== run A ==
// top
module top (
  input  logic        clk,
  input  logic        rst_n,
  input  logic [15:0] setpoint,
  input  logic [15:0] feedback,
  input  logic [15:0] Kp,
  input  logic [15:0] Ki,
  input  logic [15:0] Kd,
  input  logic [15:0] clk_prescaler,
  output logic [15:0] control_signal
);
  pid_controller u_dut (
    .clk(clk),
    .rst_n(rst_n),
    .setpoint(setpoint),
    .feedback(feedback),
    .Kp(Kp),
    .Ki(Ki),
    .Kd(Kd),
    .clk_prescaler(clk_prescaler),
    .control_signal(control_signal)
  );
endmodule
Size in the first run: about 2,400 cells after synthesis, about 110 I/O pins.
export LEC_CHECK = 0
export ABC_AREA = 1
export CAP_MARGIN = 20
export CELL_PAD_IN_SITES_GLOBAL_PLACEMENT = 2
export CORE_MARGIN = 2
export CORE_UTILIZATION = 40
export CTS_CLUSTER_DIAMETER = 340
export CTS_CLUSTER_SIZE = 100
export PLACE_DENSITY = 0.85
export SETUP_SLACK_MARGIN = -0.51
export SLEW_MARGIN = 20
export TNS_END_PERCENT = 45
create_clock -name core_clock -period 12.5 [get_ports {clk}]
run.sh (not shown) runs the stock make flow with config.mk's settings and CLKGATE_MAP_FILE=.
The following lists how run B was set up differently from run A:
==> flow/config.mk <==
export PLATFORM = sky130hd
export DESIGN_NAME = top
export DESIGN_NICKNAME = top
export VERILOG_FILES = /design/flow/design.v
export SDC_FILE = /design/flow/constraint.sdc
export NUM_CORES = 4
export LEC_CHECK = 0
export ABC_AREA = 1
export CAP_MARGIN = 20
export CELL_PAD_IN_SITES_GLOBAL_PLACEMENT = 1
export CORE_ASPECT_RATIO = 0.5
export CORE_MARGIN = 2
export CORE_UTILIZATION = 40
export CTS_CLUSTER_DIAMETER = 329
export CTS_CLUSTER_SIZE = 100
export PLACE_DENSITY = 0.78
export SLEW_MARGIN = 20
export TNS_END_PERCENT = 10
### Flow results
Run B closes out successfully: all stages finished, all timing, DRC and antenna checks passed. Run B reports a lower final setup slack of the worst path than run A does. Against run A, timing-limited maximum frequency in run B came out worse. The detailed-routing wirelength on met1 on run B is in line with that on run A. Arrival time of the worst setup path ended up 30 ps higher on run B than on run A. From run B to run A, final number of setup-violating endpoints did not move at all. Against run A, run B reports a buffer count excluding the clock tree in the final layout that is lower. Run B: iteration count of the initial detailed-routing pass 1 below run A. Compared run B against run A; share of final layout cell area taken by non-clock buffers within noise.
Setup changes, run B to run C
==> flow/config.mk <==
export PLATFORM = sky130hd
export DESIGN_NAME = top
export DESIGN_NICKNAME = top
export VERILOG_FILES = /design/flow/design.v
export SDC_FILE = /design/flow/constraint.sdc
export NUM_CORES = 4
export LEC_CHECK = 0
export ABC_AREA = 0
export CAP_MARGIN = 20
export CELL_PAD_IN_SITES_GLOBAL_PLACEMENT = 2
export CORE_MARGIN = 2
export CORE_UTILIZATION = 40
export CTS_CLUSTER_DIAMETER = 340
export CTS_CLUSTER_SIZE = 16
export PLACE_DENSITY = 0.42
export SETUP_SLACK_MARGIN = -0.51
export SLEW_MARGIN = 20
export TNS_END_PERCENT = 15
Notes after the runs:
Between run B and run C, the flow reports design area decreasing by a few percent. Comparing run B with run C, the sequential standard cell area came out essentially unchanged. Changes observed in run C relative to run B: synthesized area saw a decrease; synthesized netlist cell count -559.

top again, from the RTL that the note above started with.
Settings: LEC_CHECK=0, ABC_AREA=1, CAP_MARGIN=20, CORE_ASPECT_RATIO=0.5, CORE_MARGIN=2, CORE_UTILIZATION=69, CTS_CLUSTER_DIAMETER=375, CTS_CLUSTER_SIZE=100, PLACE_DENSITY=0.37, SLEW_MARGIN=20, TNS_END_PERCENT=10; clock period 7.44 ns.
The starting point finished with negative setup slack left.
Then changed:
--- a/flow/config.mk
+++ b/flow/config.mk
@@ -10 +9,0 @@
-export CORE_ASPECT_RATIO = 0.5
@@ -12 +11 @@
-export CORE_UTILIZATION = 69
+export CORE_UTILIZATION = 61
@@ -15 +13,0 @@
-export PLACE_DENSITY = 0.37
@@ -17 +14,0 @@
-export TNS_END_PERCENT = 10
==> flow/constraint.sdc (replaced) <==
create_clock -name core_clock -period 9.34 [get_ports {clk}]
set_input_delay 1.8680 -clock core_clock [delete_from_list [all_inputs] [get_ports {clk}]]
set_output_delay 1.8680 -clock core_clock [all_outputs]
set_load 0.01 [all_outputs]
After rerunning: The new run finished but failed the layout checks on negative setup slack. Sequential share of layout area is higher by 0.18 points. Routed wire length is lower by 20%. Via count is lower by 11%. Count of clock-buffer cells in the layout does not change.
Then changed:
--- a/flow/config.mk
+++ b/flow/config.mk
@@ -8 +7,0 @@
-export ABC_AREA = 1
@@ -11,3 +10 @@
-export CORE_UTILIZATION = 61
-export CTS_CLUSTER_DIAMETER = 375
-export CTS_CLUSTER_SIZE = 100
+export CORE_UTILIZATION = 13
==> flow/constraint.sdc (replaced) <==
create_clock -name core_clock -period 13.6 [get_ports {clk}]
set_input_delay 2.7200 -clock core_clock [delete_from_list [all_inputs] [get_ports {clk}]]
set_output_delay 2.7200 -clock core_clock [all_outputs]
set_load 0.01 [all_outputs]
Outcome: Now the flow went through all stages and came out clean; setup slack gains 1.0 ns; clock skew barely changes; clock-buffer cell count is unchanged; non-clock buffer count falls by 211; final area shrinks by a little under a tenth; utilization drops by 62 points; final cell count is higher by about a fifth; global-route usage shrinks by 28 points; hold slack improves by 0.035 ns; die area climbs to 4.3 times its value.

Starting RTL as in the previous note.
Settings: LEC_CHECK=0, ABC_AREA=1, CAP_MARGIN=20, CELL_PAD_IN_SITES_GLOBAL_PLACEMENT=1, CORE_ASPECT_RATIO=0.5, CORE_MARGIN=2, CORE_UTILIZATION=40, CTS_CLUSTER_DIAMETER=329, CTS_CLUSTER_SIZE=100, GPL_ROUTABILITY_DRIVEN=0, PLACE_DENSITY=0.78, SETUP_SLACK_MARGIN=-0.21, SLEW_MARGIN=0, TNS_END_PERCENT=10; clock period 12.5 ns.
The starting point finished with timing, DRC and antenna clean.
Change:
Settings changed: ABC_AREA 1 to not set, CELL_PAD_IN_SITES_GLOBAL_PLACEMENT 1 to not set, CORE_ASPECT_RATIO 0.5 to not set, CTS_CLUSTER_DIAMETER 329 to not set, CTS_CLUSTER_SIZE 100 to not set, GPL_ROUTABILITY_DRIVEN 0 to not set, PLACE_DENSITY 0.78 to not set, SETUP_SLACK_MARGIN -0.21 to not set, SLEW_MARGIN 0 to 20, TNS_END_PERCENT 10 to not set.
Worst setup slack is worse by 580 ps; via count goes down by 17%; final area is lower by 2.0%; area after synthesis falls by 5.7%; clock-buffer cell count is lower by 1; sequential share of layout area rose by 0.17 points; core utilization climbs by 1.3 points; first-iteration DRC count decreases by 37%; die size went down by 5.8%.
Change:
Settings changed: ABC_AREA set to 1, CELL_PAD_IN_SITES_GLOBAL_PLACEMENT set to 2, CTS_CLUSTER_DIAMETER set to 340, CTS_CLUSTER_SIZE set to 47, SETUP_SLACK_MARGIN set to -0.51.
Result: The changed run produced a clean layout. Via count rises by about a fifth. Clock skew increases by 20 ps. Global-route usage goes up by 4.5 points. Synthesized area came out higher by a few percent. Final area went up by a few percent. Die area rises by a few percent. Worst setup slack gains 740 ps. Count of clock-buffer cells in the layout is unchanged.
Change:
Settings changed: CELL_PAD_IN_SITES_GLOBAL_PLACEMENT 2 to 1, CORE_ASPECT_RATIO set to 0.5, CTS_CLUSTER_DIAMETER 340 to 329, CTS_CLUSTER_SIZE 47 to 100, GPL_ROUTABILITY_DRIVEN set to 0, PLACE_DENSITY set to 0.78, SETUP_SLACK_MARGIN -0.51 to not set, SLEW_MARGIN 20 to 30, TNS_END_PERCENT set to 10.
What happened: Critical path depth stays the same; first-iteration DRC count rises by 20%; design area barely changes.
